File: design/flow/config.mk
export PLATFORM = sky130hd
export DESIGN_NAME = uart_top
export DESIGN_NICKNAME = uart_top
export VERILOG_FILES = /design/flow/design.v
export SDC_FILE = /design/flow/constraint.sdc
export NUM_CORES = 4
export LEC_CHECK = 0
export ABC_AREA = 1
export CAP_MARGIN = 20
export CELL_PAD_IN_SITES_DETAIL_PLACEMENT = 2
export CORE_ASPECT_RATIO = 1.18
export CORE_MARGIN = 2
export CORE_UTILIZATION = 34
export CTS_CLUSTER_DIAMETER = 130
export CTS_CLUSTER_SIZE = 40
export GPL_ROUTABILITY_DRIVEN = 1
export MIN_ROUTING_LAYER = met2
export PLACE_DENSITY_LB_ADDON = 0.06
export SETUP_SLACK_MARGIN = 0.82
export SLEW_MARGIN = 10
export TNS_END_PERCENT = 20
File: design/flow/constraint.sdc
create_clock -name core_clock -period 6.52 [get_ports {clk}]
set_input_delay 1.3040 -clock core_clock [delete_from_list [all_inputs] [get_ports {clk}]]
set_output_delay 1.3040 -clock core_clock [all_outputs]
set_load 0.01 [all_outputs]
File: design/flow/design.v
module uart_rx#(
	parameter CLK_FRE 	= 50,
	parameter UART_RATE = 115200
	) (
	input 				clk,    
	input 				rst_n,
	output 	 			recv_en,	
	output reg 	[ 7:0] 	recv_data,	
	input 				rx_pin 
);
parameter  RATE_CNT = (CLK_FRE * 1000_000 / UART_RATE) - 1;
reg [10:0] clk_cnt;
localparam WAIT = 2'd0, START = 2'd1, RECV = 2'd2, STOP = 2'd3;
reg [1:0] state;
assign recv_en = clk_cnt == RATE_CNT * 3 / 2;
reg [ 7:0] recv_data_r;
reg [ 2:0] recv_cnt;
always@(posedge clk)
	if(!rst_n)begin
		state 		<= WAIT;
		clk_cnt 	<= 0;
		recv_data 	<= 0;
	end
	else
	case(state)
		WAIT:
			if(!rx_pin)begin 
				recv_cnt <= 'd0;
				state <= START;
			end
		START:begin 
			if(clk_cnt == RATE_CNT / 2)begin 
				clk_cnt <= 0;
				state <= RECV;
			end
			else
				clk_cnt <= clk_cnt + 1;
		end
		RECV:begin 
			if(clk_cnt == RATE_CNT)begin 
				clk_cnt <= 0;
				recv_data_r[recv_cnt] <= rx_pin;
				recv_cnt <= recv_cnt + 1;
				state <= (recv_cnt == 7 )?STOP : RECV ;
			end
			else
				clk_cnt <= clk_cnt + 1;
		end
		STOP:begin 
			recv_data <= recv_data_r;
			if(clk_cnt == RATE_CNT * 3 / 2)begin 
				clk_cnt <= 0;
				state <= WAIT;
			end
			else 
				clk_cnt <= clk_cnt + 1;
		end
	endcase
endmodule
module uart_tx#(
	parameter CLK_FRE 	= 50,
	parameter UART_RATE = 115200
	) (
	input 				clk,    
	input 				rst_n,
	input 				send_en ,	
	output 	 			send_busy ,	
	input 		[ 7:0] 	send_data ,	
	output reg 			tx_pin
);
parameter  RATE_CNT = (CLK_FRE * 1000_000 / UART_RATE) - 1;
reg [10:0] clk_cnt;
localparam WAIT = 2'd0, START = 2'd1, SEND = 2'd2, STOP = 2'd3;
reg [1:0] state;
assign send_busy = state != WAIT;
reg [ 7:0] send_data_r;
reg [ 2:0] send_cnt;
always@(posedge clk)
	if(!rst_n)begin
		state 	<= WAIT;
		clk_cnt <= 0;
		tx_pin 	<= 1;
	end
	else
	case(state)
		WAIT:
			if(send_en)begin 
				send_data_r <= send_data;
				send_cnt <= 'd0;
				state <= START;
			end
		START:begin 
			tx_pin <= 0;
			if(clk_cnt == RATE_CNT)begin 
				clk_cnt <= 0;
				state <= SEND;
			end
			else
				clk_cnt <= clk_cnt + 1;
		end
		SEND:begin 
			tx_pin <= send_data_r[send_cnt];
			if(clk_cnt == RATE_CNT)begin 
				clk_cnt <= 0;
				send_cnt <= send_cnt + 1;
				state <= (send_cnt == 7 )?STOP : SEND ;
			end
			else
				clk_cnt <= clk_cnt + 1;
		end
		STOP:begin 
			tx_pin <= 1;
			if(clk_cnt == RATE_CNT)begin 
				clk_cnt <= 0;
				state <= WAIT;
			end
			else
				clk_cnt <= clk_cnt + 1;
		end
	endcase
endmodule
module uart_top (
	input 		clk,    
	input 		rst_n,
	input 		uart_rx,
	output		uart_tx
);
parameter CLK_FRE 		= 50;
parameter UART_RATE 	= 115200;
localparam SEND = 2'd0, WAIT = 2'd1;
reg [1:0] state;
reg  [31:0] wait_cnt;
reg  [ 7:0] send_cnt;
reg  [ 7:0] send_data;
reg  	    send_en;
wire [ 7:0] recv_data;
wire 		recv_en;
wire 		send_busy;
parameter 	ENG_NUM  = 9; 
parameter 	CHE_NUM  = 2; 
parameter 	DATA_NUM = CHE_NUM * 3 + ENG_NUM;  
wire [ DATA_NUM * 8 - 1:0] char_data = {8'hE4,8'hBD,8'hA0,8'hE5,8'hA5,8'hBD,"  World","\r\n"};
wire [ 7:0] char_byte = (send_cnt < DATA_NUM) ? char_data[ (DATA_NUM - 1 - send_cnt) * 8 +: 8] : 8'h00;
always@(posedge clk)
	if(!rst_n)begin
		state 		<= SEND;
		wait_cnt 	<= 0;
		send_cnt 	<= 0;
		send_en 	<= 'b0;
	end
	else
	case(state)
		SEND:begin  
			if(send_cnt == DATA_NUM + 1)begin 
				send_en 	<= 'b0;
				send_cnt 	<=  0;
				state 		<= WAIT;
			end
			else if(!send_busy)begin
				send_en 	<= 'b1;
				send_data 	<= char_byte;
				send_cnt 	<= send_cnt + 1;
			end
		end
		WAIT: 
			if(wait_cnt == CLK_FRE * 1000_000)begin 
				wait_cnt <= 0;
				state <= SEND;
			end
			else begin
				send_en <= recv_en;
				send_data <= recv_data;
				wait_cnt <= wait_cnt + 1;
			end
	endcase
uart_tx #(
	.CLK_FRE 	(CLK_FRE 	),
	.UART_RATE 	(UART_RATE 	)
	)uart_tx_m0(
	.clk 		(clk 		),
	.rst_n 		(rst_n 		),
	.send_en 	(send_en 	),
	.send_busy 	(send_busy 	),
	.send_data 	(send_data 	),
	.tx_pin 	(uart_tx 	)
	);
uart_rx #(
	.CLK_FRE 	(CLK_FRE 	),
	.UART_RATE 	(UART_RATE 	)
	)uart_rx_m0(
	.clk 		(clk 		),
	.rst_n 		(rst_n 		),
	.recv_en 	(recv_en 	),
	.recv_data 	(recv_data 	),
	.rx_pin 	(uart_rx 	)
	);
endmodule
File: design/flow/run.sh
#!/bin/bash
# the make line also repeats each setting of config.mk as NAME=value (left out here)
make -C /OpenROAD-flow-scripts/flow DESIGN_CONFIG=/design/flow/config.mk WORK_HOME=/design/flow/orfs CLKGATE_MAP_FILE= finish
==> results of run 1 <==
==> layer usage <==
metal  track usage (%)  routed length [um]  vias up
met3              33.7                6130      109
li1                  -                   -     2526
met4              6.15                 805        0
met5              2.67                   0        -
met1                 -                   0     2528
met2              37.8               10400     1933
==> metrics by stage <==
step | utilization, % | instances | power, W | hold slack (ns) | setup WS [ns]
2_1_floorplan | - | 774 | 0.00120 | 0.400 | 3.91
3_3_place_gp | 36.2 | 985 | 0.00132 | 0.403 | 2.64
3_5_place_dp | 36.2 | 985 | 0.00136 | 0.409 | 2.52
4_1_cts | 38.3 | 1001 | 0.00203 | 0.427 | 2.87
5_1_grt | 38.4 | 1004 | 0.00215 | 0.431 | 3.11
6_report | 38.4 | 1004 | 0.00202 | 0.422 | 3.26
==> area by class of cell <==
cell class | instances | area [um2] | share of cell area (%)
multi-input combinational | 556 | 3040 | 46.1
sequential | 110 | 2500 | 37.9
inverter | 98 | 368 | 5.58
tap | 216 | 270 | 4.10
clock buffer | 11 | 254 | 3.85
clock inverter | 5 | 103 | 1.56
timing repair buffer | 8 | 60.1 | 0.910
==> summary.txt, run 1 <==
Results of the run.

The flow ran to the end and the layout has no timing, DRC or antenna violations. The count of endpoints failing hold in the final timing report is 0. The depth of the most critical reg-to-reg path is 9. For reference, the critical path cell chain is clkdlybuf4s50_1 > buf_4 > inv_1 > buf_4 > nor3_1 > buf_2. According to the timing report, the arrival time at the worst endpoint equals 3.32 ns. STA classifies the critical path startpoint as a primary input. The proportion of netlist area held by the largest area contributor is approximately 27%. During placement, the flow inserted port buffers numbering 3. The CTS sink count is between 100 and 150. For hold timing, the worst endpoint is uart_tx_m0.send_data_r[4]$_DFFE_PP_. The main kind of combinational logic by area is simple AND/OR/NAND/NOR gates. Looking at the cell usage after synthesis, the top flip-flop cell is sky130_fd_sc_hd__dfxtp_1.

The worst-path cell with the longest stage delay is sky130_fd_sc_hd__clkdlybuf4s50_1. Across the routed clock network, the largest skew measured is 0.00761 ns. The die boundary height is about 150 um.

For the pin with the worst max-slew slack, the measured transition is slightly below 1 ns. The synthesis stat section lists a flop and latch total of 110. The cell at the root of the clock tree is sky130_fd_sc_hd__clkbuf_16. The routed design has 17300 um of wire. The row count is 52. The number of fill cells in the layout is between 2k and 2.5k. For reference, the critical path is captured by uart_rx_m0.recv_data_r[6]$_DFFE_PP_. After detailed routing, the average wire length per cell comes to 17.2 um. The wire length of the first global-routing pass is ~28000 um. The instance count along the most critical hold path is 0. Yosys printed 3 warnings. Power spread over the standard cell area amounts to 307 mW/mm2. During I/O placement, the number of pins put on the boundary was 4. The number of nets at the end of the flow is 808. Across the run, the number of max-cap violations was 0. The total stage count of the critical path is 6. The power in sequential cells is 0.000879 W. The area of the chip is about 0.019 mm2.

The number of buffers on the longest clock path is 2. Per the synth stats, the proportion of register bits with asynchronous set or reset is 0%. Summed over all layers, the global routing overflow is 0.

The delay of the slowest cell on the worst path is 0.45 ns. In this run, the clock network consumes between 30 and 40% of the power. The vias after detailed routing is just over 7k. The synthesis report lists the most area-consuming cells as sky130_fd_sc_hd__dfxtp_1 (27%), sky130_fd_sc_hd__edfxtp_1 (15%), sky130_fd_sc_hd__nand2_1 (9.2%). The final weighted congestion recorded by global placement is about 0.87. The internal power is approximately 0.0013 W. In this run the layout overhead on the synthesized area is reported as 10.5%.

The sum of net half-perimeters after detailed placement is around 13000 um. The cell leakage power is 2.59 nW. Yosys reports a chip area of 0.00597 mm2.

The setup check on the worst reg-to-reg path leaves a slack of 3.99 ns. The largest total area in the synthesized netlist belongs to sky130_fd_sc_hd__dfxtp_1. The post-synthesis instance total is 774. In the synthesized netlist, mux cells make up less than 1% of the area. The global routing usage summed across all routing layers is roughly 28%. Per the synthesis report, the simple-gate share of the synthesized area is about a third. The power consumed by combinational cells is 0.000481 W. Per the timing report, the achievable frequency comes out to ~310 MHz. Counting both buffers and inverters, the worst setup path holds a total of 5. In this run the worst setup path begins at rst_n. The area fraction in xor and xnor cells is 4.23%.

The post-cts sizing count is 0. The kind of cell with the highest combined delay on the critical path is buffers and inverters. The antenna cell count is 0.

The number of antenna violations at the first check in global routing is 0. The post-synth net total is 799. The switching portion of total power comes to 33.3%.

The core footprint is between 0.015 and 0.02 mm2. Entering global routing, the biggest net connects 23 pins. The classification of the worst-slack hold path is reg -> reg. In the final timing run, aggregate negative setup slack is 0 ns. The final count of negative-setup-slack endpoints is 0. Measured against its own limit, the worst slew margin works out to 33.6%. The core utilization before placement is between 30% and 40%. Across the VDD grid, the largest voltage drop is ~0.00013 V. The number of CTS-inserted buffers is 9. The fraction of the mapped netlist area in compound gates is 8.63%. Nets still carrying antenna violations after routing amount to 0. The portion of the clock cycle consumed by the worst path in the final layout is 50.0%. The finished cells cover 0.00660 mm2. The portion of total power attributed to combinational logic is between 20% and 30%. The dominant cell by count in the synthesized netlist is sky130_fd_sc_hd__nand2_1. The cell area that synthesis handed to floorplanning was about 0.0060 mm2. Summed over all nets, the switching power comes to between 0.0006 and 0.0007 W. The post-detailed-placement cell area is 0.00623 mm2. The capture point of the worst reg-to-reg path is wait_cnt[25]$_SDFFE_PN0P_. Averaged over all synthesized cells, the footprint is between 7 and 8 um2. The DRC violation count after routing is 0. Setup repair after global routing left no endpoint under its margin.

Sorting the synthesized cells by how often they occur yields sky130_fd_sc_hd__nand2_1 (146), sky130_fd_sc_hd__nor2_1 (117), sky130_fd_sc_hd__inv_1 (86), sky130_fd_sc_hd__dfxtp_1 (80), sky130_fd_sc_hd__nand3_1 (49). The OpenROAD report gives the critical path a required time of 6.58 ns. Per the Yosys statistics, synthesis produced 774 cells.

The worst hold path begins at send_data[4]$_DFFE_PP_. The power report attributes to the sequential group a share of 43.4%. The register share after synthesis is 41.9%. The average vias per placed instance is 7.07. After layout, the minimum clock period comes to 3.26 ns. The final-report max-slew violation count is 0. The first detailed-routing pass took 5 iterations.

For the worst reg-to-reg path, the startpoint reported by OpenROAD is state[1]$_DFF_P_. The timing report gives the clock slew at the launch and capture registers of the worst setup and hold paths as roughly 0.070 ns. The critical path class is in -> reg. The maximum fanout encountered on the critical timing path is 21.

The number of global-route vias before repair came to 8233. The synthesized netlist contains 50 unique library cells. The number of warnings in the stage logs is 39. The synthesized netlist devotes around 4.6% of its cell area to adder and majority cells. The insertion delay to the later sink of the worst-skew pair is roughly 0.36 ns. The number of DRC violations after detailed-routing iteration 0 is about 790.

The most numerous cell type found on the critical path is sky130_fd_sc_hd__buf_4. Per the OpenROAD floorplan log, the width of the die is 126 um. The top power group is sequential cells. The worst setup path is captured at a flop.

The power drawn by the clock network is 0.000665 W. The count of hold-fix buffers inserted at cts is 0. CTS built an H-tree with a depth of 3.

Post-CTS timing repair inserted 0 buffers for setup. The CTS tree is done. In this run, synthesis inferred 30 flip-flops with an integrated enable.
==> run 2, diff against run 1 <==
Settings changed: ABC_AREA 1 to not set, CELL_PAD_IN_SITES_DETAIL_PLACEMENT 2 to 0, CORE_ASPECT_RATIO 1.18 to 1.34, CORE_UTILIZATION 34 to 72, CTS_CLUSTER_DIAMETER 130 to 320, CTS_CLUSTER_SIZE 40 to 20, GPL_ROUTABILITY_DRIVEN 1 to not set, MIN_ROUTING_LAYER met2 to not set, PLACE_DENSITY_LB_ADDON 0.06 to not set, SETUP_SLACK_MARGIN 0.82 to 0.78, TNS_END_PERCENT 20 to 80.
Clock period 6.52 ns to 3.12 ns, I/O delays scaled along.
==> run 2 against run 1 <==
  * Cell area is 12% lower
  * Area after synthesis shrank 8.1%
  * Combinational power is 37% higher
  * Hold slack improved by 0.011 ns
  * Clock power rose by 23%
  * Largest power group unchanged
  * Highest routed layer unchanged
==> summary.txt, run 2 <==
Results of the run.

The run finished with no timing, DRC or antenna violations. The number of nets at the end of the flow is 616 (-24%). The post-detailed-route wirelength per cell is 14.6 um (-15%). The portion of the clock cycle consumed by the worst path in the final layout is 71.9% (+22 points). The number of CTS-inserted buffers came to 9 (unchanged). The global routing usage summed across all routing layers came to 26.0% (-2.3 points).

The power drawn by the clock network is 0.000815 W (+23%). The proportion of netlist area held by the largest area contributor is 29.2% (+2.4 points). The dominant cell by count in the synthesized netlist is sky130_fd_sc_hd__dfxtp_1.

The insertion delay to the later sink of the worst-skew pair is 0.38 ns (+0.02 ns). The mux cell area share after synthesis is 3.44% (+3.3 points). The power consumed by combinational cells came to 0.000658 W (+37%). The maximum frequency from static timing analysis is 446 MHz. The dominant power group in this design is sequential cells.

The post-synthesis area per instance came to 9.24 um2 (+20%). The worst path required time came to 3.20 ns (-3.38 ns). The portion of total power attributed to combinational logic is 20.2% (-3.6 points). The iteration tally of the first detailed-router pass is 6 (+1). Hold analysis lists the worst path endpoint as uart_tx_m0.send_data_r[1]$_DFFE_PP_. The detailed-route wire length was 10100 um (-42%). The row count came to 36 (-31%). The capture point of the worst reg-to-reg path is uart_tx_m0.send_cnt[0]$_SDFFCE_PN0P_. The count of hold-fix buffers inserted at cts is 0 (unchanged). The summed instance area of the synthesized netlist came to 0.00549 mm2 (-8.1%). The number of synthesized flops with an enable pin was 30 (unchanged). The final timing report derives a shortest allowable period of 2.24 ns. The number of DRC violations after detailed-routing iteration 0 is 150 (-81%). The buffer and inverter count on the worst path is 0 (-5). The fraction of the mapped netlist area in compound gates was 8.57% (-0.063 points). The internal power was 0.00232 W (+72%). The chip area estimate from yosys synthesis is 0.00549 mm2 (-8.1%).

The total congestion overflow after global routing was 0 (unchanged). In the post-synthesis netlist, the biggest area contributors are sky130_fd_sc_hd__dfxtp_1 (29%), sky130_fd_sc_hd__edfxtp_1 (16%), sky130_fd_sc_hd__xor2_1 (6.7%). The reg2reg setup slack came to 0.88 ns (-3.11 ns). The tally of unique sky130hd cells used after synthesis is 56 (+12%). The cell at the root of the clock tree is sky130_fd_sc_hd__clkbuf_8. The clock transition at the registers of the reported paths was 0.09 ns (+0.02 ns). The final weighted congestion in routability-driven placement is 0.909 (+4.6%). The ratio of total power to cell area is 564 mW/mm2 (+84%). The antenna cell count was 0 (unchanged). Setup repair after global routing left no endpoint under its margin. The cell count in the Yosys report is 594 (-23%).

The area fraction in xor and xnor cells is 9.41% (+5.2 points). The number of fill cells in the layout is 527 (-74%). The slack of the critical path came to 0.876 ns (-2.39 ns). The cell leakage power is 2.06 nW (-20%). The number of primary I/O pins is 4 (unchanged). The post-synthesis instance total is 594 (-23%).

The post-placement worst setup slack is 0.728 ns (-1.80 ns). The start point of the critical path is uart_tx_m0.clk_cnt[0]$_SDFFE_PN0P_. The delay of the slowest cell on the worst path is 0.54 ns (+0.09 ns). The number of antenna violations at the first check in global routing is 0 (unchanged). The synthesized design spends more area on one cell type than any other, namely sky130_fd_sc_hd__dfxtp_1. The vias after detailed routing is 4149 (-42%). The pin count of the biggest net entering global routing is 33 (+43%). The post-synth net total is 619 (-23%). The port buffer count came to 3 (unchanged). The data arrival time of the critical path is 2.33 ns (-0.99 ns).

The total stage count of the critical path is 5 (-1). The wire length of the first global-routing pass came to 17300 um (-39%). The sequential share of power is 54.8% (+11 points). The count of endpoints failing hold in the final timing report is 0 (unchanged).

The floorplan die width came to 79.4 um (-37%). The final-layout setup total negative slack was 0 ns (unchanged). The critical path class is reg -> reg. After synthesis, the most frequently instantiated cells are sky130_fd_sc_hd__dfxtp_1 (80), sky130_fd_sc_hd__nor2_1 (75), sky130_fd_sc_hd__nand2_1 (52), sky130_fd_sc_hd__xor2_1 (42), sky130_fd_sc_hd__nand3_1 (32). The die boundary height came to 105 um (-29%).

The dominant register cell is sky130_fd_sc_hd__dfxtp_1. The kind of cell with the highest combined delay on the critical path is simple AND/OR/NAND/NOR gates. The final-report max-slew violation count is 0 (unchanged). For reference, the critical path cell chain is ha_1 > or4b_1 > or4_4 > mux2i_1 > and3_1.

The worst slew margin relative to its limit was 49.7% (+16 points). The post-synthesis adder-cell area fraction is 5.20% (+0.59 points). The actual transition at the worst max-transition pin came to 0.749 ns (-0.246 ns).

The slowest stage of the critical path belongs to the cell sky130_fd_sc_hd__or4_4. The CTS sink count is 110 (unchanged). The depth of the most critical reg-to-reg path is 5 (-4).

The post-route antenna net violation count is 0 (unchanged). The area fraction in and, or, nand and nor cells after synthesis is 24.5% (-8.7 points). The number of warnings in the stage logs is 41 (+5.1%). The startpoint identified for the worst register-to-register timing path is uart_tx_m0.clk_cnt[0]$_SDFFE_PN0P_. The category of the worst setup path launch point is a flop. The power in sequential cells was 0.00178 W (+100%). TritonCTS built the clock tree. The instance count along the most critical hold path is 0 (unchanged). The core utilization before placement is 74.8% (+40 points). The switching power total is 0.000936 W (+39%). The endpoint class of the critical path is a flop. The average vias per placed instance was 6.00 (-15%).

The clock tree skew after final layout is 0.0127 ns (+0.00512 ns). The synthesis run identifies the leading combinational cell family as simple AND/OR/NAND/NOR gates. The last element of the critical path is uart_tx_m0.send_cnt[0]$_SDFFCE_PN0P_. The proportion of register bits with asynchronous set or reset after synthesis is 0% (unchanged). The sum of net half-perimeters after detailed placement is 7200 um (-44%). The peak ir drop on the vdd network is 0.000314 V (+130%). The maximum fanout encountered on the critical timing path is 5 (-76%). The number of buffers on the longest clock path is 2 (unchanged).

The register share after synthesis is 45.6% (+3.7 points). The number of maximum-capacitance violations came to 0 (unchanged). The number of warnings issued by yosys is 3 (unchanged). The number of global-route vias before repair is 3957 (-52%).

The core footprint is 0.00734 mm2 (-57%). Per the hold report, the tightest min-delay path originates at send_data[1]$_DFFE_PP_. The number of synthesized register bits is 110 (unchanged). The count of H-tree levels built during CTS came to 3 (unchanged). The DRC violation count after routing is 0 (unchanged). The area of the chip is 0.00835 mm2 (-55%). Per the run report, area growth between synthesis and finish was 5.20%. The switching part of the total power is 28.8% (-4.6 points). The share of total power in the clock network is 25.0% (-7.8 points). The final count of negative-setup-slack endpoints was 0 (unchanged). The classification of the worst-slack hold path is reg -> reg.
-- run 2: through the flow --
| step | cell area [um2] | util [%] | total power (W) | instances | hold WS, ns |
|---|---|---|---|---|---|
| after global placement | 5590 | 76.1 | 0.00242 | 675 | 0.403 |
| final | 5770 | 78.6 | 0.00325 | 691 | 0.434 |
| after detailed placement | 5590 | 76.1 | 0.00246 | 675 | 0.405 |
| after floorplan | 5490 | - | 0.00228 | 594 | 0.400 |
| after CTS | 5770 | 78.6 | 0.00327 | 691 | 0.430 |
| after global routing | 5770 | 78.6 | 0.00344 | 691 | 0.440 |
-- run 2: area by class of cell --
| class | count | area (um2) | share of cell area (%) |
|---|---|---|---|
| multi-input combinational | 439 | 2810 | 48.7 |
| clock buffer | 10 | 128 | 2.21 |
| sequential | 110 | 2500 | 43.4 |
| clock inverter | 6 | 53.8 | 0.932 |
| inverter | 22 | 82.6 | 1.43 |
| tap | 95 | 119 | 2.06 |
| timing repair buffer | 9 | 75.1 | 1.30 |
-- run 2: layer usage --
layer  GRT usage (%)  routed length (um)  vias to the layer above
li1                -                   -                     2072
met1            30.2                4270                     1976
met2            46.0                5290                       73
met3            4.06                 274                       28
met4            11.8                 256                        0
met5               0                   0                        -
-- run 2: repair_timing --
item / CTS / global route
endpoints found under the setup margin: 11 / 7
buffers inserted: 0 / 0
resized: 1 / 1
gates cloned: 0 / 0
==> run 3, diff against run 2 <==
Settings changed: CORE_ASPECT_RATIO 1.34 to 0.57, CORE_UTILIZATION 72 to 71, CTS_CLUSTER_SIZE 20 to 40, HOLD_SLACK_MARGIN set to -0.08, SETUP_SLACK_MARGIN 0.78 to 0.3, SLEW_MARGIN 10 to 20.
Clock period 3.12 ns to 5.59 ns, I/O delays scaled along.
==> run 3 against run 2 <==
  * Total power is 38% lower
  * Clock skew is 0.0066 ns lower
  * Via count is 3.7% higher
  * Critical endpoint is now uart_rx_m0.recv_data_r[0]$_DFFE_PP_
  * Critical path type is now in -> reg
  * Still clean on timing, DRC and antenna
  * Non-clock buffer count is 3 lower
  * First-iteration DRC count went up to 3.1 times the previous value
  * Routed wire length is 15% higher
  * Sequential share of layout area is 0.77 points lower
  * Worst setup slack better by 1.6 ns
  * Hold slack worse by 0.019 ns
==> summary.txt, run 3 <==
Results of the run.

The area fraction in xor and xnor cells is 9.41% (unchanged). The count of H-tree levels built during CTS came to 3 (unchanged). The run finished with no timing, DRC or antenna violations. The final count of negative-setup-slack endpoints came to 0 (unchanged). The dominant register cell is sky130_fd_sc_hd__dfxtp_1. The number of global-route vias before repair is 3789 (-4.2%). The number of antenna violations at the first check in global routing is 0 (unchanged). The count of endpoints failing hold in the final timing report is 0 (unchanged). The actual transition at the worst max-transition pin is 0.862 ns (+0.113 ns). The fraction of the mapped netlist area in compound gates was 8.57% (unchanged).

The number of warnings in the stage logs is 41 (unchanged). The tally of unique sky130hd cells used after synthesis is 56 (unchanged). The antenna cell count is 0 (unchanged). The DRC violation count after routing is 0 (unchanged). The final weighted congestion in routability-driven placement was 0.927 (+2.0%). The proportion of netlist area held by the largest area contributor was 29.2% (unchanged). The core footprint is 0.00757 mm2 (+3.1%). The depth of the most critical reg-to-reg path is 5 (unchanged). The sequential share of power came to 49.6% (-5.2 points).

Counting instances in the post-synthesis netlist gives the leading cell types as sky130_fd_sc_hd__dfxtp_1 (80), sky130_fd_sc_hd__nor2_1 (75), sky130_fd_sc_hd__nand2_1 (52), sky130_fd_sc_hd__xor2_1 (42), sky130_fd_sc_hd__nand3_1 (32). The path with the worst hold slack has its endpoint at uart_tx_m0.send_data_r[4]$_DFFE_PP_. The dominant cell by count in the synthesized netlist is sky130_fd_sc_hd__dfxtp_1. The maximum fanout encountered on the critical timing path is 22 (+17). The number of setup buffers added after CTS was 0 (unchanged). The row count is 24 (-33%). The number of primary I/O pins is 4 (unchanged). The detailed-route wire length is 11600 um (+15%). The worst setup path is captured at a flop. The switching power total was 0.000577 W (-38%). The summed instance area of the synthesized netlist was 0.00549 mm2 (unchanged). The worst min-delay path startpoint is send_data[4]$_DFFE_PP_.

The post-synthesis area per instance came to 9.24 um2 (unchanged). The post-detailed-route wirelength per cell is 16.6 um (+14%). The portion of the clock cycle consumed by the worst path in the final layout is 56.3% (-16 points).

The die boundary height is 70.4 um (-33%). Ranked by total cell area, the synthesized netlist is headed by sky130_fd_sc_hd__dfxtp_1 (29%), sky130_fd_sc_hd__edfxtp_1 (16%), sky130_fd_sc_hd__xor2_1 (6.7%). The signal on the critical path passes through clkdlybuf4s50_1 > buf_4 > nand3_1 > a21oi_1. The number of buffers on the longest clock path came to 2 (unchanged). Setup repair after global routing left no endpoint under its margin. The count of hold-fix buffers inserted at cts is 0 (unchanged).

The peak ir drop on the vdd network came to 0.000306 V (-2.4%). The power consumed by combinational cells is 0.000380 W (-42%). The tightest min-delay check is of the reg -> reg type. The vias after detailed routing is 4304 (+3.7%). The number of maximum-capacitance violations is 0 (unchanged). The cell at the root of the clock tree is sky130_fd_sc_hd__clkbuf_16.

The post-synthesis adder-cell area fraction came to 5.20% (unchanged). The total stage count of the critical path was 4 (-1). The portion of total power attributed to combinational logic is 18.8% (-1.4 points). The share of total power in the clock network is 31.6% (+6.6 points). The post-route antenna net violation count is 0 (unchanged). The area fraction in and, or, nand and nor cells after synthesis is 24.5% (unchanged).

The buffer and inverter count on the worst path is 2 (+2). The post-synthesis instance total is 594 (unchanged). The number of warnings issued by yosys came to 3 (unchanged).

The capture point of the worst reg-to-reg path is uart_tx_m0.clk_cnt[6]$_SDFFE_PN0P_. The number of nets at the end of the flow is 613 (-0.49%). The clock tree skew after final layout is 0.00610 ns (-0.00662 ns).

The post-synth net total is 619 (unchanged). The iteration tally of the first detailed-router pass is 5 (-1). The start point of the critical path is rst_n. The port buffer count was 3 (unchanged). The number of fill cells in the layout was 535 (+1.5%). The worst path required time is 5.56 ns (+2.36 ns).

The average vias per placed instance is 6.18 (+2.8%). Looking at the critical path, the single cell with the biggest stage delay is sky130_fd_sc_hd__clkdlybuf4s50_1. The cell leakage power was 2.10 nW (+2.0%). The origin of the critical flop-to-flop path is uart_tx_m0.clk_cnt[0]$_SDFFE_PN0P_. The proportion of register bits with asynchronous set or reset after synthesis was 0% (unchanged).

The clock transition at the registers of the reported paths is 0.07 ns (-0.02 ns). The register share after synthesis is 45.6% (unchanged). The internal power is 0.00144 W (-38%).

The total congestion overflow after global routing was 0 (unchanged). The pin count of the biggest net entering global routing was 34 (+3.0%). The kind of cell with the highest combined delay on the critical path is buffers and inverters. The CTS sink count is 110 (unchanged). The worst slew margin relative to its limit is 42.2% (-7.6 points). The insertion delay to the later sink of the worst-skew pair is 0.34 ns (-0.04 ns). The data arrival time of the critical path is 3.12 ns (+0.79 ns). The number of CTS-inserted buffers came to 9 (unchanged). The number of synthesized register bits is 110 (unchanged).

The chip area estimate from yosys synthesis is 0.00549 mm2 (unchanged). The reg2reg setup slack is 2.97 ns (+2.09 ns). The final core area utilization came to 77.6% (-1.0 points). From synthesis to final layout, the design area changed by 7.04%. The area of the chip is 0.00848 mm2 (+1.6%). The core utilization before placement came to 72.5% (-2.2 points). The delay of the slowest cell on the worst path was 0.97 ns (+0.43 ns). The largest share of the power goes to sequential cells. The final-layout setup total negative slack is 0 ns (unchanged). The cell count in the Yosys report is 594 (unchanged). The power in sequential cells was 0.00100 W (-44%). The global routing usage summed across all routing layers came to 28.8% (+2.8 points).

TritonCTS built the clock tree. The post-cts sizing count is 0 (-1). The sum of net half-perimeters after detailed placement is 8260 um (+15%). The wire length of the first global-routing pass is 19300 um (+11%).

The final-report max-slew violation count came to 0 (unchanged). Summed over all instances, the cell type with the most area after synthesis is sky130_fd_sc_hd__dfxtp_1. The switching part of the total power is 28.6% (-0.21 points). The worst setup path is launched from a primary input.

The number of synthesized flops with an enable pin is 30 (unchanged). The mux cell area share after synthesis came to 3.44% (unchanged). The instance count along the most critical hold path was 0 (unchanged). The number of DRC violations after detailed-routing iteration 0 is 472 (+210%). In this build the clock could be raised as far as 318 MHz. The time the final worst path needs with I/O delays and setup is 3.15 ns. The power drawn by the clock network was 0.000639 W (-22%). The critical path class is in -> reg. The last element of the critical path is uart_rx_m0.recv_data_r[0]$_DFFE_PP_. The ratio of total power to cell area was 344 mW/mm2 (-39%). The main kind of combinational logic by area is simple AND/OR/NAND/NOR gates. The floorplan die width is 120 um (+52%).
==> run 3: final cells by class <==
cell class              instances  area [um2]  share of cell area [%]
repair buffers                  6        52.6                   0.894
multi-input cells             439        2810                    47.8
clock inverters                 6        70.1                    1.19
well taps                     104         130                    2.21
flip-flops and latches        110        2500                    42.6
inverters                      22        82.6                    1.41
clock buffers                  10         229                    3.90
==> run 3: metal layers <==
| metal | wire length (um) | vias to the layer above | GRT usage, % |
|---|---|---|---|
| met5 | 0 | - | 0 |
| met3 | 830 | 25 | 5.64 |
| met1 | 5770 | 2033 | 45.5 |
| met2 | 4850 | 170 | 40.1 |
| met4 | 151 | 0 | 7.11 |
| li1 | - | 2076 | - |
==> run 3: per-stage QoR <==
| stage | area [um2] | worst slack [ns] | std cells | power (W) | hold WS [ns] |
|---|---|---|---|---|---|
| floorplan | 5490 | 3.14 | 594 | 0.00127 | 0.400 |
| global placement | 5580 | 2.20 | 681 | 0.00136 | 0.403 |
| detailed placement | 5580 | 2.10 | 681 | 0.00138 | 0.405 |
| CTS | 5880 | 2.44 | 697 | 0.00202 | 0.418 |
| global route | 5880 | 2.30 | 697 | 0.00210 | 0.413 |
| finish | 5880 | 2.44 | 697 | 0.00202 | 0.414 |
==> run 4, diff against run 3 <==
Settings changed: CELL_PAD_IN_SITES_DETAIL_PLACEMENT 0 to not set, CORE_ASPECT_RATIO 0.57 to not set, CORE_UTILIZATION 71 to 72, CTS_CLUSTER_DIAMETER 320 to not set, CTS_CLUSTER_SIZE 40 to not set, HOLD_SLACK_MARGIN -0.08 to not set, SETUP_SLACK_MARGIN 0.3 to not set, TNS_END_PERCENT 80 to not set.
Clock period 5.59 ns to 3.49 ns, I/O delays scaled along.
==> run 4 against run 3 <==
  * Worst setup slack worse by 1.4 ns
  * Sequential power is 59% higher
  * First-iteration DRC count fell by 34%
  * Count of clock-buffer cells in the layout down 1
  * Hold slack better by 0.013 ns
  * Non-clock buffer count grew 2
  * Clock skew is 0.0061 ns higher
  * Area after synthesis unchanged
  * Final cell count down 0.43%
  * Die area fell by 1.7%
  * Critical path depth grew 1
  * Still clean on timing, DRC and antenna
  * Highest routed layer unchanged
  * Combinational power grew 52%
==> summary.txt, run 4 <==
Results of the run.

The wire length of the first global-routing pass is 18000 um (-6.8%). The proportion of register bits with asynchronous set or reset after synthesis came to 0% (unchanged). The number of DRC violations after detailed-routing iteration 0 is 310 (-34%). The cell at the root of the clock tree is sky130_fd_sc_hd__clkbuf_8. The total stage count of the critical path is 5 (+1). The final standard cell count with taps included and fillers excluded was 694 (-0.43%). The number of antenna violations at the first check in global routing is 0 (unchanged).

The DRC violation count after routing is 0 (unchanged). The peak ir drop on the vdd network is 0.000420 V (+37%). The buffer and inverter count on the worst path came to 0 (-2). The dominant register cell is sky130_fd_sc_hd__dfxtp_1.

The depth of the most critical reg-to-reg path came to 5 (unchanged). The post-detailed-route wirelength per cell was 14.7 um (-12%). The number of buffers on the longest clock path is 2 (unchanged). The die boundary height is 91.3 um (+30%). The clock tree skew after final layout is 0.0122 ns (+0.00614 ns).

The flow measured a signed area growth from synthesis to layout of 4.88%. The clock transition at the registers of the reported paths is 0.10 ns (+0.03 ns). The number of primary I/O pins was 4 (unchanged).

The maximum frequency from static timing analysis is 402 MHz. The time the final worst path needs with I/O delays and setup is 2.49 ns. The mux cell area share after synthesis came to 3.44% (unchanged). The number of setup buffers added after CTS is 0 (unchanged). The internal power is 0.00200 W (+39%).

The power drawn by the clock network is 0.000691 W (+8.1%). The count of endpoints failing hold in the final timing report is 0 (unchanged). The reg2reg setup slack is 1.00 ns (-1.97 ns). The instance count after placement with tap cells included came to 678 (-0.44%).

The vias after detailed routing was 4203 (-2.3%). The worst min-delay path startpoint is send_data[3]$_DFFE_PP_. The area fraction in xor and xnor cells is 9.41% (unchanged). Setup repair after global routing left no endpoint under its margin.

The instance count along the most critical hold path came to 0 (unchanged). The critical path class is reg -> reg. The power consumed by combinational cells is 0.000576 W (+52%).

The flow ran to the end and the layout has no timing, DRC or antenna violations. The post-cts sizing count was 0 (unchanged). The number of synthesized register bits is 110 (unchanged). The number of warnings issued by yosys is 3 (unchanged).

The area of the chip is 0.00834 mm2 (-1.7%). The proportion of netlist area held by the largest area contributor is 29.2% (unchanged). The portion of the clock cycle consumed by the worst path in the final layout came to 71.3% (+15 points). The maximum fanout encountered on the critical timing path is 11 (-50%).

Per STA, the worst path is made up of ha_1 > or4b_1 > or4_4 > o21ai_1 > nor2_1. The row count was 31 (+29%). The iteration tally of the first detailed-router pass is 5 (unchanged). The post-synthesis instance total is 594 (unchanged). The kind of cell with the highest combined delay on the critical path is simple AND/OR/NAND/NOR gates. The number of nets at the end of the flow was 615 (+0.33%). The actual transition at the worst max-transition pin is 0.780 ns (-0.0813 ns). The global routing usage summed across all routing layers was 25.9% (-2.9 points). The total congestion overflow after global routing is 0 (unchanged).

The summed instance area of the synthesized netlist was 0.00549 mm2 (unchanged). The core footprint is 0.00733 mm2 (-3.1%). The switching power total is 0.000857 W (+49%). The number of synthesized flops with an enable pin is 30 (unchanged). The delay of the slowest cell on the worst path is 0.64 ns (-0.33 ns).

The fraction of the mapped netlist area in compound gates is 8.57% (unchanged). The area fraction in and, or, nand and nor cells after synthesis is 24.5% (unchanged). The post-layout total power is 0.00286 W (+42%). The detailed-route wire length is 10200 um (-12%).

The chip area estimate from yosys synthesis is 0.00549 mm2 (unchanged). The worst path required time was 3.71 ns (-1.85 ns). The floorplan die width is 91.3 um (-24%). The core utilization before placement is 74.9% (+2.3 points). The origin of the critical flop-to-flop path is uart_tx_m0.clk_cnt[0]$_SDFFE_PN0P_.

The share of total power in the clock network was 24.1% (-7.5 points). The pin count of the biggest net entering global routing is 33 (-2.9%). The number of warnings in the stage logs came to 41 (unchanged).

The port buffer count is 3 (unchanged). The CTS sink count is 110 (unchanged). The cell leakage power came to 2.05 nW (-2.5%).

The sequential share of power is 55.7% (+6.1 points). The number of CTS-inserted buffers came to 9 (unchanged). The power in sequential cells is 0.00159 W (+59%).

The register share after synthesis is 45.6% (unchanged). The insertion delay to the later sink of the worst-skew pair is 0.37 ns (+0.03 ns). Yosys attributes the largest share of cell area to sky130_fd_sc_hd__dfxtp_1 (29%), sky130_fd_sc_hd__edfxtp_1 (16%), sky130_fd_sc_hd__xor2_1 (6.7%). The final weighted congestion in routability-driven placement was 0.810 (-13%).

The post-synthesis area per instance is 9.24 um2 (unchanged). The final count of negative-setup-slack endpoints was 0 (unchanged). The sum of net half-perimeters after detailed placement is 7290 um (-12%).

According to the timing report, the critical path is captured at uart_tx_m0.clk_cnt[3]$_SDFFE_PN0P_. The number of maximum-capacitance violations is 0 (unchanged). The capture endpoint of the worst hold path is uart_tx_m0.send_data_r[3]$_DFFE_PP_. The capture point of the worst register-to-register path is recorded as uart_tx_m0.clk_cnt[3]$_SDFFE_PN0P_. The tally of unique sky130hd cells used after synthesis was 56 (unchanged). The post-synth net total is 619 (unchanged). The count of H-tree levels built during CTS was 3 (unchanged). The number of global-route vias before repair is 4068 (+7.4%). The switching part of the total power is 30.0% (+1.4 points).

The worst setup path is captured at a flop. The worst-path cell with the longest stage delay is sky130_fd_sc_hd__o21ai_1. The post-route antenna net violation count is 0 (unchanged). Per report_power, the top consumer among the power groups is sequential cells. The final core area utilization was 78.5% (+0.88 points). The portion of total power attributed to combinational logic is 20.1% (+1.3 points).

TritonCTS built the clock tree. The final-layout setup total negative slack is 0 ns (unchanged). The final-report max-slew violation count is 0 (unchanged). The antenna cell count is 0 (unchanged). STA classifies the critical path startpoint as a flop. The data arrival time of the critical path is 2.71 ns (-0.41 ns). The worst slew margin relative to its limit is 47.6% (+5.5 points). In this run the worst setup path begins at uart_tx_m0.clk_cnt[0]$_SDFFE_PN0P_.

Sorting the Yosys area breakdown by cell type puts at the top sky130_fd_sc_hd__dfxtp_1. In the post-synthesis netlist, the cell with the most instances is sky130_fd_sc_hd__dfxtp_1. The count of hold-fix buffers inserted at cts is 0 (unchanged). Yosys shows that the main logic family after synthesis is simple AND/OR/NAND/NOR gates.

The cell count in the Yosys report is 594 (unchanged). The classification of the worst-slack hold path is reg -> reg. The post-synthesis adder-cell area fraction is 5.20% (unchanged).

Sorting the synthesized cells by how often they occur yields sky130_fd_sc_hd__dfxtp_1 (80), sky130_fd_sc_hd__nor2_1 (75), sky130_fd_sc_hd__nand2_1 (52), sky130_fd_sc_hd__xor2_1 (42), sky130_fd_sc_hd__nand3_1 (32). The average vias per placed instance was 6.06 (-1.9%). The ratio of total power to cell area is 497 mW/mm2 (+45%).
==> run 4: per-stage QoR <==
stage | hold slack (ns) | setup slack (ns) | cell area [um2]
6_report | 0.427 | 1.00 | 5760
4_1_cts | 0.428 | 1.02 | 5760
2_1_floorplan | 0.400 | 1.31 | 5490
3_3_place_gp | 0.404 | 0.943 | 5590
5_1_grt | 0.432 | 0.860 | 5760
3_5_place_dp | 0.405 | 0.903 | 5590
==> run 4: routing by layer <==
layer  up-vias  track usage, %  part of all wire, %
met5         -               0                    0
met4         0            6.31                 0.83
met3         9            5.73                  3.7
met2        93            45.9                   51
met1      2031            32.2                   44
li1       2070               -                    -
==> run 4: cell type report <==
cell class	count	area, um2
multi-input combinational	439	2810
clock inverter	7	47.5
clock buffer	9	124
timing repair buffer	8	67.6
sequential	110	2500
fill	520	1570
tap	99	124
inverter	22	82.6
==> run 5, diff against run 4 <==
Settings changed: CTS_CLUSTER_DIAMETER set to 104, PLACE_DENSITY_LB_ADDON set to 0.28, SETUP_SLACK_MARGIN set to 0.77.
Clock period 3.49 ns to 3.12 ns, I/O delays scaled along.
==> run 5 against run 4 <==
  * Hold slack worse by 0.010 ns
  * Sequential power is about 10% higher
  * Critical endpoint is now wait_cnt[28]$_SDFFE_PN0P_
  * Synthesized cell count stayed put
  * First-iteration DRC count is 23% higher
  * Clock power is 33% higher
  * Critical path depth is 3 higher
  * Worst setup slack worse by 0.12 ns
  * Global-route usage is 0.080 points higher
  * Core utilization is 0.84 points higher
  * Via count is 0.67% higher
==> summary.txt, run 5 <==
Results of the run.

Clock tree synthesis selected as its root buffer the cell sky130_fd_sc_hd__clkbuf_8. The post-detailed-route wirelength per cell is 14.9 um (+1.6%). By area the synthesized netlist is led by sky130_fd_sc_hd__dfxtp_1 (29%), sky130_fd_sc_hd__edfxtp_1 (16%), sky130_fd_sc_hd__xor2_1 (6.7%). The CTS sink count is 110 (unchanged). The number of nets at the end of the flow is 615 (unchanged). The worst-path cell with the longest stage delay is sky130_fd_sc_hd__or3_1. The start point of the critical path is wait_cnt[0]$_SDFFE_PN0P_. The vias after detailed routing is 4231 (+0.67%).

The area fraction in xor and xnor cells is 9.41% (unchanged). The cell leakage power is 2.09 nW (+1.9%). The internal power is 0.00243 W (+21%). The hold slack came to 0.417 ns (-0.0103 ns). The number of DRC violations after detailed-routing iteration 0 is 381 (+23%). Setup repair after global routing left no endpoint under its margin. The power in sequential cells came to 0.00178 W (+10%). The number of synthesized flops with an enable pin came to 30 (unchanged). The number of synthesized register bits is 110 (unchanged). The category of the worst setup path launch point is a flop.

The portion of the clock cycle consumed by the worst path in the final layout came to 71.7% (+0.44 points). The power consumed by combinational cells is 0.000652 W (+13%). The pin count of the biggest net entering global routing is 33 (unchanged). The row count is 31 (unchanged). The iteration tally of the first detailed-router pass came to 5 (unchanged). The post-route antenna net violation count came to 0 (unchanged). The dominant register cell is sky130_fd_sc_hd__dfxtp_1. TritonCTS built the clock tree. By count the netlist is led by sky130_fd_sc_hd__dfxtp_1 (80), sky130_fd_sc_hd__nor2_1 (75), sky130_fd_sc_hd__nand2_1 (52), sky130_fd_sc_hd__xor2_1 (42), sky130_fd_sc_hd__nand3_1 (32). The instance count along the most critical hold path is 0 (unchanged).

The final-report max-slew violation count is 0 (unchanged). The main kind of combinational logic by area is simple AND/OR/NAND/NOR gates. The actual transition at the worst max-transition pin is 0.779 ns (-0.00179 ns). The fraction of the mapped netlist area in compound gates came to 8.57% (unchanged). The chip area estimate from yosys synthesis is 0.00549 mm2 (unchanged). The post-synth net total is 619 (unchanged). The proportion of register bits with asynchronous set or reset after synthesis is 0% (unchanged). The core utilization before placement is 74.9% (unchanged). The reg2reg setup slack came to 0.88 ns (-0.12 ns). The count of endpoints failing hold in the final timing report is 0 (unchanged).

The post-synthesis area per instance is 9.24 um2 (unchanged). The die boundary height is 91.3 um (unchanged). The power drawn by the clock network came to 0.000922 W (+33%). The post-synthesis instance total is 594 (unchanged). The DRC violation count after routing is 0 (unchanged). The average vias per placed instance is 6.11 (+0.81%).

Listed in order, past its start point the critical path passes inv_1 > ha_1 > nor4bb_1 > nand3_1 > or3_1 > o21ai_2 > buf_4 > nor2_1. The portion of total power attributed to combinational logic came to 19.4% (-0.7 points). The number of buffers on the longest clock path is 2 (unchanged). The tally of unique sky130hd cells used after synthesis was 56 (unchanged). The post-synthesis adder-cell area fraction is 5.20% (unchanged).

The proportion of netlist area held by the largest area contributor is 29.2% (unchanged). The most frequently used library cell after synthesis is sky130_fd_sc_hd__dfxtp_1. The global routing usage summed across all routing layers is 26.0% (+0.080 points).

The antenna cell count is 0 (unchanged). The switching power total is 0.000930 W (+8.5%). The delay of the slowest cell on the worst path is 0.45 ns (-0.19 ns). The run finished with no timing, DRC or antenna violations. The worst path required time was 3.36 ns (-0.35 ns). sky130_fd_sc_hd__dfxtp_1 takes more of the synthesized area than any other cell. The register share after synthesis came to 45.6% (unchanged). The data arrival time of the critical path is 2.48 ns (-0.23 ns).

The area of the chip is 0.00834 mm2 (unchanged). The summed instance area of the synthesized netlist is 0.00549 mm2 (unchanged). The worst min-delay path startpoint is send_data[7]$_DFFE_PP_. The buffer and inverter count on the worst path is 2 (+2).

The wire length of the first global-routing pass is 17800 um (-1.2%). The classification of the worst-slack hold path is reg -> reg. The core footprint is 0.00733 mm2 (unchanged). The number of CTS-inserted buffers is 9 (unchanged). The detailed-route wire length is 10400 um (+1.5%).

The worst slew margin relative to its limit came to 47.7% (+0.069 points). The cell count in the Yosys report was 594 (unchanged). The number of antenna violations at the first check in global routing was 0 (unchanged). The depth of the most critical reg-to-reg path is 8 (+3). The share of total power in the clock network is 27.5% (+3.4 points).

The floorplan die width came to 91.3 um (unchanged). The number of warnings issued by yosys is 3 (unchanged). The origin of the critical flop-to-flop path is wait_cnt[0]$_SDFFE_PN0P_. The critical path class is reg -> reg. The final weighted congestion in routability-driven placement came to 0.871 (+7.5%). The peak ir drop on the vdd network is 0.000386 V (-8.2%).

The total congestion overflow after global routing is 0 (unchanged). The clock transition at the registers of the reported paths is 0.10 ns (about the same). The sequential share of power is 53.1% (-2.6 points). The port buffer count was 3 (unchanged). The clock tree skew after final layout was 0.0145 ns (+0.00226 ns). The final count of negative-setup-slack endpoints is 0 (unchanged). The path with the worst hold slack has its endpoint at uart_tx_m0.send_data_r[7]$_DFFE_PP_. The final-layout setup total negative slack is 0 ns (unchanged).

The sum of net half-perimeters after detailed placement was 7120 um (-2.3%). The insertion delay to the later sink of the worst-skew pair is 0.37 ns (about the same). The ratio of total power to cell area is 577 mW/mm2 (+16%).

The most critical setup path has its endpoint at wait_cnt[28]$_SDFFE_PN0P_. The capture point of the worst reg-to-reg path is wait_cnt[28]$_SDFFE_PN0P_. The number of warnings in the stage logs is 39 (-4.9%). The number of setup buffers added after CTS came to 0 (unchanged). The area growth from synthesis to layout is 5.99%.

The kind of cell with the highest combined delay along the critical path is simple AND/OR/NAND/NOR gates. The switching part of the total power was 27.7% (-2.3 points). The number of primary I/O pins came to 4 (unchanged). The area fraction in and, or, nand and nor cells after synthesis is 24.5% (unchanged). The maximum fanout encountered on the critical timing path is 32 (+21). STA classifies the critical path endpoint as a flop. The number of global-route vias before repair came to 4008 (-1.5%). The mux cell area share after synthesis was 3.44% (unchanged).

The count of H-tree levels built during CTS was 3 (unchanged). The time the final worst path needs with I/O delays and setup came to 2.24 ns (-0.250 ns). The maximum frequency from static timing analysis is 447 MHz (+11%). The total stage count of the critical path is 8 (+3). Of all power groups, the one with the highest power is sequential cells. The number of maximum-capacitance violations is 0 (unchanged).
==> run 5: repair_timing <==
item | 4_1_cts | 5_1_grt
endpoints found under the setup margin | 11 | 21
gates cloned | 0 | 0
gates resized | 1 | 4
hold buffers | 0 | 0
==> run 5: per-layer routing <==
metal | global-route usage, % | share of wire (%) | vias up
met5 | 0 | 0 | -
met2 | 43.5 | 48 | 141
li1 | - | - | 2072
met1 | 33.1 | 44 | 1987
met4 | 10.1 | 2.4 | 0
met3 | 5.48 | 4.9 | 31
==> run 5: per-stage QoR <==
step | area [um2] | total power [W] | util, % | instances | setup WS, ns
2_1_floorplan | 5490 | 0.00228 | - | 594 | 0.935
3_3_place_gp | 5590 | 0.00241 | 76.2 | 678 | 0.623
3_5_place_dp | 5590 | 0.00245 | 76.2 | 678 | 0.555
4_1_cts | 5800 | 0.00335 | 79.2 | 693 | 0.832
5_1_grt | 5820 | 0.00352 | 79.4 | 693 | 0.774
6_report | 5820 | 0.00336 | 79.4 | 693 | 0.883
==> run 5: final cells by class <==
cell class                 instances  area (um2)
fill                             469        1510
multi-input combinational        439        2820
clock buffer                      12         146
timing repair buffer               8        70.1
tap                               99         124
inverter                          22        82.6
sequential                       110        2500
clock inverter                     3        68.8
==> run 6, diff against run 5 <==
Settings changed: ABC_AREA set to 1, CELL_PAD_IN_SITES_DETAIL_PLACEMENT set to 2, CORE_ASPECT_RATIO set to 0.66, CORE_UTILIZATION 72 to 40, CTS_CLUSTER_DIAMETER 104 to 172, GPL_ROUTABILITY_DRIVEN set to 0, GPL_TIMING_DRIVEN set to 1, MAX_ROUTING_LAYER set to met4, PLACE_DENSITY_LB_ADDON 0.28 to not set, SETUP_SLACK_MARGIN 0.77 to not set, SLEW_MARGIN 20 to 0, TNS_END_PERCENT set to 40.
Clock period 3.12 ns to 3.5 ns, I/O delays scaled along.
==> run 6 against run 5 <==
  * Area after synthesis increased by 8.8%
  * Routed wire length rose by 150%
  * Die area is 91% higher
  * Clock power increased by about 20%
  * Core utilization shrank 35 points
  * Synthesized cell count grew 30%
  * Clock skew decreased by 0.0019 ns
  * Global-route usage grew 7.8 points
  * Register-to-register slack improved by 0.08 ns
  * First-iteration DRC count down 11%
  * Worst setup slack gained 0.079 ns
  * Maximum frequency down 12%
==> summary.txt, run 6 <==
Results of the run.

The CTS tree is done. The total congestion overflow after global routing is 0 (unchanged). The share of total power in the clock network came to 28.5% (+1.0 points).

The last element of the critical path is send_data[0]$_DFFE_PP_. The wire length of the first global-routing pass is 38500 um (+120%). The clock transition at the registers of the reported paths is 0.08 ns (-0.02 ns). The vias after detailed routing is 5736 (+36%). The actual transition at the worst max-transition pin is 0.732 ns (-0.0464 ns). The insertion delay to the later sink of the worst-skew pair is 0.37 ns (about the same). The number of primary I/O pins was 4 (unchanged). The reg2reg setup slack was 0.96 ns (+0.08 ns). The register share after synthesis is 41.9% (-3.7 points). The port buffer count is 3 (unchanged). The worst slew margin relative to its limit is 50.8% (+3.1 points).

Yosys attributes the largest share of cell area to sky130_fd_sc_hd__dfxtp_1 (27%), sky130_fd_sc_hd__edfxtp_1 (15%), sky130_fd_sc_hd__nand2_1 (9.2%). The number of fill cells in the layout was 1695 (+260%). The chip area estimate from yosys synthesis is 0.00597 mm2 (+8.8%). The pin count of the biggest net entering global routing was 19 (-42%).

The launch point of the critical path was reported as send_cnt[0]$_SDFFE_PN0P_. The floorplan die width came to 154 um (+69%). Looking at the gate-level netlist, the highest instance count belongs to sky130_fd_sc_hd__nand2_1. The number of warnings in the stage logs is 39 (unchanged). The capture point of the worst reg-to-reg path is send_data[0]$_DFFE_PP_. In the hold report, the worst path ends at uart_tx_m0.send_data_r[7]$_DFFE_PP_. The switching part of the total power is 37.9% (+10 points). The cell count in the Yosys report was 774 (+30%).

The fraction of the mapped netlist area in compound gates is 8.63% (+0.063 points). The biggest area consumer among synthesized cells is sky130_fd_sc_hd__dfxtp_1. The instance count after placement with tap cells included is 965 (+42%). In the power breakdown, the biggest contributor is sequential cells. The post-synth net total is 799 (+29%). The portion of the clock cycle consumed by the worst path in the final layout is 72.5% (+0.82 points). The post-synthesis instance total is 774 (+30%). The maximum fanout encountered on the critical timing path is 9 (-72%). The worst setup path is launched from a flop. The post-route antenna net violation count came to 0 (unchanged). The area growth from synthesis to layout is 9.45%. The number of antenna violations at the first check in global routing was 0 (unchanged). The iteration tally of the first detailed-router pass is 7 (+2).

The worst min-delay path startpoint is send_data[7]$_DFFE_PP_. The number of setup buffers added after CTS is 0 (unchanged). The dominant register cell is sky130_fd_sc_hd__dfxtp_1. The time the final worst path needs with I/O delays and setup is 2.54 ns (+0.301 ns). The post-cts sizing count is 0 (-1).

Per STA, the library cell used most along the worst path is sky130_fd_sc_hd__nand2_1. The number of nets at the end of the flow came to 811 (+32%). The proportion of netlist area held by the largest area contributor is 26.8% (-2.4 points). Setup repair after global routing left no endpoint under its margin. The tally of unique sky130hd cells used after synthesis is 50 (-11%). The count of hold-fix buffers inserted at cts was 0 (unchanged). The total stage count of the critical path was 9 (+1). The buffer and inverter count on the worst path is 2 (unchanged). The core footprint is 0.0147 mm2 (+100%). The core utilization before placement is 40.7% (-34 points). The count of endpoints failing hold in the final timing report came to 0 (unchanged). The final-layout setup total negative slack came to 0 ns (unchanged).

The setup path with the least slack is of type reg -> reg. The post-detailed-route wirelength per cell came to 25.9 um (+74%). The cell at the root of the clock tree is sky130_fd_sc_hd__clkbuf_16. The global routing usage summed across all routing layers is 33.8% (+7.8 points).

The detailed-route wire length was 25400 um (+150%). The proportion of register bits with asynchronous set or reset after synthesis is 0% (unchanged). The area of the chip is 0.0159 mm2 (+91%). For reference, the critical path cell chain is inv_1 > ha_1 > inv_1 > o211ai_1 > nand2_1 > nand3_1 > nand2_1 > nand2_1 > nand2_1. The internal power is 0.00234 W (-3.6%). The classification of the worst-slack hold path is reg -> reg. The number of warnings issued by yosys was 3 (unchanged). The antenna cell count came to 0 (unchanged). The worst path required time is 3.61 ns (+0.25 ns).

The maximum frequency from static timing analysis is 394 MHz (-12%). STA classifies the critical path endpoint as a flop. The number of maximum-capacitance violations came to 0 (unchanged).

The switching power total came to 0.00143 W (+54%). The ratio of total power to cell area was 577 mW/mm2 (about the same). The area taken by flip-flops and latches is 0.00250 mm2 (about the same). The origin of the critical flop-to-flop path is send_cnt[0]$_SDFFE_PN0P_. The count of H-tree levels built during CTS is 3 (unchanged). By area, the combinational part of the netlist is dominated by simple AND/OR/NAND/NOR gates. The power in sequential cells is 0.00165 W (-7%). The number of DRC violations after detailed-routing iteration 0 came to 340 (-11%). The power drawn by the clock network is 0.00107 W (+20%).

The instance count along the most critical hold path is 0 (unchanged). The average vias per placed instance is 5.85 (-4.2%). The power consumed by combinational cells is 0.00105 W (+61%). The cell leakage power was 2.57 nW (+23%). The post-synthesis area per instance is 7.71 um2 (-17%). The number of synthesized flops with an enable pin is 30 (unchanged). The post-synthesis adder-cell area fraction was 4.61% (-0.59 points).

The DRC violation count after routing is 0 (unchanged). The multi-input logic area is 0.00304 mm2 (+7.7%). The flow ran to the end and the layout has no timing, DRC or antenna violations. The portion of total power attributed to combinational logic is 27.8% (+8.4 points).

After synthesis, the most frequently instantiated cells are sky130_fd_sc_hd__nand2_1 (146), sky130_fd_sc_hd__nor2_1 (117), sky130_fd_sc_hd__inv_1 (86), sky130_fd_sc_hd__dfxtp_1 (80), sky130_fd_sc_hd__nand3_1 (49). The final-report max-slew violation count was 0 (unchanged). The area fraction in and, or, nand and nor cells after synthesis is 33.3% (+8.7 points). The peak ir drop on the vdd network is 0.000235 V (-39%). The CTS sink count is 110 (unchanged). The summed instance area of the synthesized netlist came to 0.00597 mm2 (+8.8%). The sum of net half-perimeters after detailed placement was 17100 um (+140%).

The depth of the most critical reg-to-reg path came to 9 (+1). The data arrival time of the critical path is 2.65 ns (+0.17 ns). The final count of negative-setup-slack endpoints came to 0 (unchanged).

The delay of the slowest cell on the worst path was 0.60 ns (+0.15 ns). The timing report shows that the slowest cell on the worst path is sky130_fd_sc_hd__dfxtp_1. The row count is 36 (+16%). The area fraction in xor and xnor cells was 4.23% (-5.2 points). The sequential share of power is 43.7% (-9.4 points).

The final standard cell count with taps included and fillers excluded is 981 (+42%). The number of synthesized register bits came to 110 (unchanged). The kind of cell with the highest combined delay on the critical path is flip-flops. The number of CTS-inserted buffers was 9 (unchanged).

The number of buffers on the longest clock path is 2 (unchanged). The die boundary height is 103 um (+13%). The clock tree skew after final layout is 0.0126 ns (-0.00192 ns). The number of global-route vias before repair came to 6245 (+56%). The mux cell area share after synthesis is 0.168% (-3.3 points).
[run 6: cell type report]
class,count,share of cell area [%]
Clock inverter,3,0.383
Timing Repair Buffer,11,1.38
Clock buffer,13,4.15
Sequential cell,110,38.3
Tap cell,190,3.64
Inverter,98,5.63
Multi-Input combinational cell,556,46.5
[run 6: metrics by stage]
stage	area [um2]	power (W)	worst slack, ns	util (%)	hold WS [ns]
after floorplan	5970	0.00223	1.42	-	0.400
after global placement	6240	0.00246	0.971	42.5	0.402
after detailed placement	6240	0.00263	0.695	42.5	0.406
after CTS	6540	0.00377	1.03	44.5	0.421
after global routing	6540	0.00393	0.857	44.5	0.445
final	6540	0.00377	0.962	44.5	0.429
[run 6: layer usage]
layer  vias up  global-route usage, %  routed length (um)
li1       2554                      -                   -
met1      2891                   37.6               10400
met2       204                   58.7               12600
met3        87                   6.83                1220
met4         0                   17.9                1270
met5         -                      -                   0
==> run 7, diff against run 6 <==
Settings changed: ABC_AREA 1 to not set, CELL_PAD_IN_SITES_DETAIL_PLACEMENT 2 to 0, CORE_ASPECT_RATIO 0.66 to not set, CORE_UTILIZATION 40 to 25, CTS_CLUSTER_DIAMETER 172 to 368, CTS_CLUSTER_SIZE set to 32, GPL_ROUTABILITY_DRIVEN 0 to not set, GPL_TIMING_DRIVEN 1 to not set, MAX_ROUTING_LAYER met4 to not set, PLACE_DENSITY set to 0.72, SLEW_MARGIN 0 to 20, TNS_END_PERCENT 40 to not set.
Clock period 3.5 ns to 5.5 ns, I/O delays scaled along.
==> run 7 against run 6 <==
  * Register-to-register slack gained 2.1 ns
  * Still clean on timing, DRC and antenna
  * Critical endpoint is now uart_rx_m0.recv_data_r[1]$_DFFE_PP_
  * Global-route usage shrank 25 points
  * Via count shrank 30%
  * Hold slack lost 0.0094 ns
  * Highest routed layer unchanged
  * Clock power shrank 36%
==> summary.txt, run 7 <==
Results of the run.

The switching power total came to 0.000546 W (-62%). The power in sequential cells was 0.00101 W (-39%). The actual transition at the worst max-transition pin was 0.762 ns (+0.0297 ns). Yosys attributes the largest share of cell area to sky130_fd_sc_hd__dfxtp_1 (29%), sky130_fd_sc_hd__edfxtp_1 (16%), sky130_fd_sc_hd__xor2_1 (6.7%). The capture endpoint of the worst hold path is uart_tx_m0.send_data_r[5]$_DFFE_PP_.

The core footprint is 0.0217 mm2 (+48%). The global routing usage summed across all routing layers came to 8.52% (-25 points). After synthesis, the largest family of logic cells by area is simple AND/OR/NAND/NOR gates. The origin of the critical flop-to-flop path is uart_tx_m0.clk_cnt[0]$_SDFFE_PN0P_. The peak ir drop on the vdd network came to 0.000194 V (-17%). The total congestion overflow after global routing is 0 (unchanged). The proportion of register bits with asynchronous set or reset after synthesis was 0% (unchanged). The sum of net half-perimeters after detailed placement is 6710 um (-61%). The clock tree skew after final layout is 0.00840 ns (-0.00418 ns). The iteration tally of the first detailed-router pass came to 4 (-3). The post-detailed-route wirelength per cell was 11.1 um (-57%). The run finished with no timing, DRC or antenna violations. The tally of unique sky130hd cells used after synthesis came to 56 (+12%). The final weighted congestion in routability-driven placement is ~0.80.

The core utilization before placement is 25.3% (-15 points). The portion of total power attributed to combinational logic is 17.5% (-10 points). The post-synthesis instance total is 594 (-23%). The number of warnings in the stage logs is 39 (unchanged). The post-cts sizing count was 0 (unchanged). The count of H-tree levels built during CTS is 3 (unchanged).

Per STA, the worst path is made up of clkdlybuf4s50_1 > buf_4 > nand3_1 > a21oi_1. The portion of the clock cycle consumed by the worst path in the final layout was 48.2% (-24 points). The reg2reg setup slack is 3.07 ns (+2.11 ns). The number of buffers on the longest clock path is 2 (unchanged). The instance count after placement with tap cells included is 857 (-11%). The post-synthesis adder-cell area fraction was 5.20% (+0.59 points). The number of CTS-inserted buffers is 9 (unchanged). The average vias per placed instance came to 4.62 (-21%). The die boundary height came to 152 um (+47%). The proportion of netlist area held by the largest area contributor is 29.2% (+2.4 points). The number of maximum-capacitance violations is 0 (unchanged). The power consumed by combinational cells is 0.000360 W (-66%). The capture point of the worst reg-to-reg path is uart_tx_m0.clk_cnt[1]$_SDFFE_PN0P_. The post-synthesis area per instance was 9.24 um2 (+20%). The floorplan die width is 152 um (-1.4%). The number of warnings issued by yosys came to 3 (unchanged).

The kind of cell with the highest combined delay on the critical path is buffers and inverters. The power drawn by the clock network came to 0.000682 W (-36%). The number of fill cells in the layout is 2245 (+32%). The final-report max-slew violation count came to 0 (unchanged). The wire length of the first global-routing pass is 17000 um (-56%). The cell leakage power is 2.10 nW (-18%). The register share after synthesis is 45.6% (+3.7 points). The dominant register cell is sky130_fd_sc_hd__dfxtp_1. Checking hold timing, the worst path is listed with class reg -> reg.

The summed instance area of the synthesized netlist came to 0.00549 mm2 (-8.1%). The total stage count of the critical path is 4 (-5). The cell count in the Yosys report is 594 (-23%). The number of antenna violations at the first check in global routing is 0 (unchanged). The share of total power in the clock network is 33.3% (+4.8 points).

The worst min-delay path startpoint is send_data[5]$_DFFE_PP_. The maximum fanout encountered on the critical timing path is 39 (+30). The tree is rooted in a sky130_fd_sc_hd__clkbuf_16. The number of synthesized flops with an enable pin is 30 (unchanged).

The critical path's slowest stage uses the library cell sky130_fd_sc_hd__a21oi_1. The final-layout setup total negative slack is 0 ns (unchanged). The post-route antenna net violation count is 0 (unchanged). The worst setup path is of the in -> reg kind. The detailed-route wire length is 9670 um (-62%). The worst path required time came to 5.49 ns (+1.88 ns). According to the timing report, the critical path is captured at uart_rx_m0.recv_data_r[1]$_DFFE_PP_. The number of synthesized register bits is 110 (unchanged). The number of nets at the end of the flow came to 613 (-24%).

The endpoint class of the critical path is a flop. The largest part of the power goes to sequential cells. The time the final worst path needs with I/O delays and setup is roughly 2.6 ns.

The delay of the slowest cell on the worst path is 0.61 ns (about the same). The area fraction in and, or, nand and nor cells after synthesis came to 24.5% (-8.7 points). Yosys instantiated no cell more often than sky130_fd_sc_hd__dfxtp_1. By count the netlist is led by sky130_fd_sc_hd__dfxtp_1 (80), sky130_fd_sc_hd__nor2_1 (75), sky130_fd_sc_hd__nand2_1 (52), sky130_fd_sc_hd__xor2_1 (42), sky130_fd_sc_hd__nand3_1 (32).

The worst setup path is launched from a primary input. The final count of negative-setup-slack endpoints is 0 (unchanged). Relative to the synthesized area, the layout overhead comes to 11.3%. The ratio of total power to cell area was 335 mW/mm2 (-42%). The count of endpoints failing hold in the final timing report is 0 (unchanged). The number of global-route vias before repair is 3758 (-40%).

The mux cell area share after synthesis is 3.44% (+3.3 points). The number of primary I/O pins is 4 (unchanged). The CTS sink count is 110 (unchanged).

Setup repair after global routing left no endpoint under its margin. The sequential share of power is 49.2% (+5.5 points). The number of setup buffers added after CTS is 0 (unchanged). The pin count of the biggest net entering global routing was 40 (+21).

The vias after detailed routing is 4029 (-30%). The area of the chip is 0.0232 mm2 (+45%). The DRC violation count after routing is 0 (unchanged). The area fraction in xor and xnor cells came to 9.41% (+5.2 points).

The insertion delay to the later sink of the worst-skew pair is 0.35 ns (-0.02 ns). The internal power is 0.00150 W (-36%). The number of DRC violations after detailed-routing iteration 0 is 207 (-39%). The antenna cell count is 0 (unchanged).

The maximum frequency from static timing analysis is ~380 MHz. The clock transition at the registers of the reported paths is 0.07 ns (about the same). In this run the worst setup path begins at rst_n.

The post-synth net total is 619 (-23%). The final standard cell count with taps included and fillers excluded is 873 (-11%). The cell type that accounts for the most area after synthesis is sky130_fd_sc_hd__dfxtp_1. The buffer and inverter count on the worst path came to 2 (unchanged). The port buffer count came to 3 (unchanged).

The switching part of the total power is 26.6% (-11 points). The count of hold-fix buffers inserted at cts is 0 (unchanged). The worst slew margin relative to its limit was 48.8% (-2.0 points). The chip area estimate from yosys synthesis is 0.00549 mm2 (-8.1%). The instance count along the most critical hold path is 0 (unchanged). The data arrival time of the critical path came to 2.64 ns (about the same). The row count came to 54 (+50%). The fraction of the mapped netlist area in compound gates is 8.57% (-0.063 points). The depth of the most critical reg-to-reg path is 5 (-4).

The CTS tree is done.
[run 7: layout make-up]
cell class                      instances  area, um2  share of cell area [%]
Multi-Input combinational cell        439       2810                    46.0
Sequential cell                       110       2500                    41.0
Tap cell                              280        350                    5.73
Clock buffer                           10        229                    3.75
Clock inverter                          6       85.1                    1.39
Inverter                               22       82.6                    1.35
Timing Repair Buffer                    6       52.6                   0.860
[run 7: per-layer routing]
layer  vias up  GRT usage [%]  part of all wire, %
li1       2077              -                    -
met1      1893           10.6                   50
met2        48           14.5                   46
met3        11           2.39                  2.6
met4         0           2.45                  1.4
met5         -              0                    0
[run 7: through the flow]
stage | instance area (um2) | hold slack [ns] | power, W | worst slack (ns) | utilization (%)
final | 6110 | 0.420 | 0.00205 | 2.85 | 28.2
after CTS | 6110 | 0.421 | 0.00207 | 2.84 | 28.2
after detailed placement | 5800 | 0.405 | 0.00139 | 2.46 | 26.7
after global routing | 6110 | 0.434 | 0.00217 | 2.70 | 28.2
after floorplan | 5490 | 0.400 | 0.00130 | 3.07 | -
after global placement | 5800 | 0.404 | 0.00138 | 2.48 | 26.7
Power figures rest on the tool's default switching activity, not on a simulated workload.
